==> flow/design.v <==
module edge_detector (
    input clock,
    input resetn,
    input increment_button,
    input tunning,
    output reg increment_signal
);
reg increment_button_prev;
reg reset_delay;  
always @(posedge clock or negedge resetn) begin
    if (!resetn) begin
        increment_button_prev <= 0;
        increment_signal <= 0;
        reset_delay <= 1'b1;  
    end else begin
        if (reset_delay != 1'b0) begin
            reset_delay <= reset_delay - 1'b1;
            increment_signal <= 0;  
        end else begin
            if (!increment_button_prev && increment_button && tunning) begin
                increment_signal <= 1;  
            end else begin
                increment_signal <= 0;  
            end
        end
        increment_button_prev <= increment_button;  
    end
end
endmodule
module my_counter #
(
    parameter counter_size = 31,
    parameter counter_limit = 32'd50000000
)
(
    input clock,
    input resetn,
    input enable,
    output reg [counter_size:0] counter
);
always @ (posedge clock or negedge resetn)
begin
    if (resetn == 1'b0) begin
        counter <= 'b0;
    end
    else begin
        if (enable == 1'b1) begin
            if (counter == counter_limit) begin
                counter <= 'b0;
            end
            else begin
                counter <= counter + 1'b1;
            end    
        end
        else begin
            counter <= counter;
        end
    end
end
endmodule
module my_signal_pulse #(
	parameter signal_period_one = 32'd50000000
)
(
input clock,
input resetn,
input [31:0] counter, 
output reg signal_gen
);
always @ (posedge clock or negedge resetn)
begin
  if(resetn == 1'b0) begin
    signal_gen <= 1'b0;
   end  
   else begin
	if(counter == signal_period_one) begin
		signal_gen <= 1'b1;
	end
	else begin
		signal_gen <= 1'b0;
	end
   end 
end
endmodule
module my_decoder (
    input clock,
    input resetn,
    input [31:0] seconds_in,
    input [31:0] minutes_in,
    input [31:0] hours_in,
    output reg [47:0] segment_out  
);
function [7:0] digit_to_segment;
    input [3:0] digit;
    case (digit)
        4'd0: digit_to_segment = 8'b11000000;  
        4'd1: digit_to_segment = 8'b11111001;  
        4'd2: digit_to_segment = 8'b10100100;  
        4'd3: digit_to_segment = 8'b10110000;  
        4'd4: digit_to_segment = 8'b10011001;  
        4'd5: digit_to_segment = 8'b10010010;  
        4'd6: digit_to_segment = 8'b10000010;  
        4'd7: digit_to_segment = 8'b11111000;  
        4'd8: digit_to_segment = 8'b10000000;  
        4'd9: digit_to_segment = 8'b10010000;  
        default: digit_to_segment = 8'b11000000;  
    endcase
endfunction
always @(posedge clock or negedge resetn) begin
    if (!resetn) begin
        segment_out <= {digit_to_segment(4'd0), digit_to_segment(4'd0), digit_to_segment(4'd0),
		  digit_to_segment(4'd0), digit_to_segment(4'd0), digit_to_segment(4'd0)};  
    end else begin
        if (seconds_in < 32'd60 && minutes_in < 32'd60 && hours_in < 32'd24) begin
            segment_out[7:0]   <= digit_to_segment(seconds_in % 10);  
            segment_out[15:8]  <= digit_to_segment(seconds_in / 10);  
            segment_out[23:16] <= digit_to_segment(minutes_in % 10);  
            segment_out[31:24] <= digit_to_segment(minutes_in / 10);  
            segment_out[39:32] <= digit_to_segment(hours_in % 10);    
            segment_out[47:40] <= digit_to_segment(hours_in / 10);    
        end else begin
            segment_out <= {digit_to_segment(4'd0), digit_to_segment(4'd0), digit_to_segment(4'd0), 
				digit_to_segment(4'd0), digit_to_segment(4'd0), digit_to_segment(4'd0)}; 
        end
    end
end
endmodule
module my_top_architecture (
    input clock,
    input resetn,
    input tunning,  
    input mode_switch,  
    input increment_button,  
    output wire [47:0] segment_out
);
wire [31:0] main_counter;
wire [31:0] seconds_counter;
wire [31:0] minutes_counter;
wire [31:0] hours_counter;
wire enable_seconds_counter;
wire enable_minutes_counter;
wire enable_hours_counter;
wire increment_signal;  
edge_detector edge_detector_inst (
    .clock(clock),
    .resetn(resetn),
    .increment_button(increment_button),
    .tunning(tunning),
    .increment_signal(increment_signal)
);
my_counter #(
    .counter_size(31),
    .counter_limit(32'd999)  
) main_counter_inst (
    .clock(clock),
    .resetn(resetn),
    .enable(1'b1),  
    .counter(main_counter)
);
my_signal_pulse #(
    .signal_period_one(32'd999)  
) my_signal_pulse_inst (
    .clock(clock),
    .resetn(resetn),
    .counter(main_counter),
    .signal_gen(enable_seconds_counter)  
);
my_counter #(
    .counter_size(31),
    .counter_limit(32'd59)  
) seconds_counter_inst (
    .clock(clock),
    .resetn(resetn),
    .enable(enable_seconds_counter && !tunning),  
    .counter(seconds_counter)
);
assign enable_minutes_counter = (enable_seconds_counter && (seconds_counter == 32'd59) && !tunning);
my_counter #(
    .counter_size(31),
    .counter_limit(32'd59)
) minutes_counter_inst (
    .clock(clock),
    .resetn(resetn),
    .enable(enable_minutes_counter || (increment_signal && mode_switch)),  
    .counter(minutes_counter)
);
assign enable_hours_counter = (enable_minutes_counter && (minutes_counter == 32'd59) && !tunning);
my_counter #(
    .counter_size(31),
    .counter_limit(32'd23)  
) hours_counter_inst (
    .clock(clock),
    .resetn(resetn),
    .enable(enable_hours_counter || (increment_signal && !mode_switch)),  
    .counter(hours_counter)
);
my_decoder my_decoder_inst (
    .clock(clock),
    .resetn(resetn),
    .seconds_in(seconds_counter),
    .minutes_in(minutes_counter),
    .hours_in(hours_counter),
    .segment_out(segment_out)
);
endmodule
Settings: LEC_CHECK=0, ABC_AREA=1, CAP_MARGIN=35, CORE_MARGIN=6, CORE_UTILIZATION=63, CTS_CLUSTER_DIAMETER=387, CTS_CLUSTER_SIZE=20, GPL_ROUTABILITY_DRIVEN=0, MAX_ROUTING_LAYER=met5, MIN_ROUTING_LAYER=met1, PLACE_DENSITY=0.41, SETUP_SLACK_MARGIN=-0.95, SLEW_MARGIN=40, TNS_END_PERCENT=15; clock period 10.7 ns.
run.sh (not shown) runs the stock make flow with config.mk's settings and CLKGATE_MAP_FILE=.
The starting point finished but failed the layout checks on setup timing.
Change:
Settings changed: CORE_ASPECT_RATIO from default to 0.5, CORE_UTILIZATION 63 to 38, CTS_CLUSTER_SIZE 20 to 93, HOLD_SLACK_MARGIN from default to 0.3, PLACE_DENSITY 0.41 to default, PLACE_DENSITY_LB_ADDON from default to 0.05, SLEW_MARGIN 40 to 5.
Outcome: The changed run completed and failed the layout checks on setup timing. Non-clock buffer count increases by 78. Die area increases by 62%. Hold slack is better by 0.012 ns. Critical path depth decreases by 3. Synthesized area stays the same. Cell count increases by 11%. Clock skew decreases by 0.0049 ns. Core utilization decreases by 30 points.
Change:
Settings changed: CAP_MARGIN 35 to 0, CELL_PAD_IN_SITES_DETAIL_PLACEMENT from default to 2, CORE_ASPECT_RATIO 0.5 to default, CORE_UTILIZATION 38 to 34, CTS_CLUSTER_DIAMETER 387 to default, CTS_CLUSTER_SIZE 93 to 75, HOLD_SLACK_MARGIN 0.3 to default, SETUP_SLACK_MARGIN -0.95 to 0.49, TNS_END_PERCENT 15 to 20.
Clock period 10.7 ns to 14.4 ns, I/O delays scaled along.
Result: With this change the flow ran to the end with no violations. Hold slack gains 0.062 ns. Clock skew barely changes. Critical path depth grows by 2. Setup slack gets better by 2.5 ns. Core utilization fell by 12 points.
Change:
Settings changed: CAP_MARGIN 0 to 20, CELL_PAD_IN_SITES_DETAIL_PLACEMENT 2 to default, CORE_MARGIN 6 to 2, CORE_UTILIZATION 34 to 72, CTS_CLUSTER_SIZE 75 to 73, GPL_ROUTABILITY_DRIVEN 0 to 1, SETUP_SLACK_MARGIN 0.49 to -0.51, TNS_END_PERCENT 20 to default.
Clock period 14.4 ns to 10.7 ns, I/O delays scaled along.
=>
- This time the run died in global routing
- die area went down by well over a third
- synthesized cell count stays the same
- area after synthesis stays the same

---

run A:
// my_top_architecture: RTL as listed in full above, without the edits since
make LEC_CHECK=0 CAP_MARGIN=20 CORE_MARGIN=2 CORE_UTILIZATION=36 PLACE_DENSITY=0.6 SLEW_MARGIN=20 finish   # period 16.5 ns
Run A finished end to end and its layout was clean on timing, DRC and antenna.
## Diff of input files: run B against run A
# run A
export LEC_CHECK = 0
export CAP_MARGIN = 20
export CORE_MARGIN = 2
export CORE_UTILIZATION = 36
export PLACE_DENSITY = 0.6
export SLEW_MARGIN = 20
create_clock -name core_clock -period 16.5 [get_ports {clock}]
# run B
export LEC_CHECK = 0
export ABC_AREA = 1
export CAP_MARGIN = 20
export CORE_MARGIN = 2
export CORE_UTILIZATION = 72
export PLACE_DENSITY = 0.6
export SLEW_MARGIN = 20
create_clock -name core_clock -period 16.5 [get_ports {clock}]
Findings:
- Comparing run B against run A, there is no change at all in maximum root-to-sink buffer count.
- Flip-flop and latch share of the layout cell area was higher in the run labelled run B.
- The post-synthesis cell count from yosys number comes out lower for run B vs run A.
- Core utilization sits higher in run B than in run A.
- The lower worst hold slack of run B and run A is in run B.
- Run B can be clocked faster than run A.
- Comparing run B and run A, final critical-path required period is lower on run B.
- Total inserted antenna cells came out exactly the same in run B and run A.
- | post-CTS clock slew at the launch and capture registers of the worst setup and hold paths | run A vs run B | ≈ equal |
- Run B vs run A — signed area change from the synthesized netlist to the final layout rose 2.7 points.
--- input diff run B..run C ---
# run B
export LEC_CHECK = 0
export ABC_AREA = 1
export CAP_MARGIN = 20
export CORE_MARGIN = 2
export CORE_UTILIZATION = 72
export PLACE_DENSITY = 0.6
export SLEW_MARGIN = 20
create_clock -name core_clock -period 16.5 [get_ports {clock}]
# run C
export LEC_CHECK = 0
export CAP_MARGIN = 20
export CORE_MARGIN = 2
export CORE_UTILIZATION = 51
export PLACE_DENSITY = 0.6
export SLEW_MARGIN = 20
create_clock -name core_clock -period 21.0 [get_ports {clock}]
- Changes observed in run C relative to run B: mean area per synthesized cell picked up an extra 1.0 sq um.
- Measured against each other, run C and run B differ in initial core utilization, the lower figure coming from run C.
Input-level comparison between run D and run C:
# run C
export LEC_CHECK = 0
export CAP_MARGIN = 20
export CORE_MARGIN = 2
export CORE_UTILIZATION = 51
export PLACE_DENSITY = 0.6
export SLEW_MARGIN = 20
create_clock -name core_clock -period 21.0 [get_ports {clock}]
# run D
export LEC_CHECK = 0
export CAP_MARGIN = 20
export CORE_MARGIN = 2
export CORE_UTILIZATION = 64
export CTS_CLUSTER_SIZE = 97
export PLACE_DENSITY = 0.6
export SLEW_MARGIN = 20
create_clock -name core_clock -period 21.0 [get_ports {clock}]
Notes after the runs:
- Wire length after detailed routing in run D vs run C: down about 2.6%
- Cells: run D has fewer instances than run C
- Run D vs. run C: global routing met3 resource utilization went up by 0.58 points.
- Run C has a higher post-place instance area than run D.
- Average via count per standard cell in run D is 0.32 higher than in run C
- STATUS first-pass GRT wire length: run D wins against run C
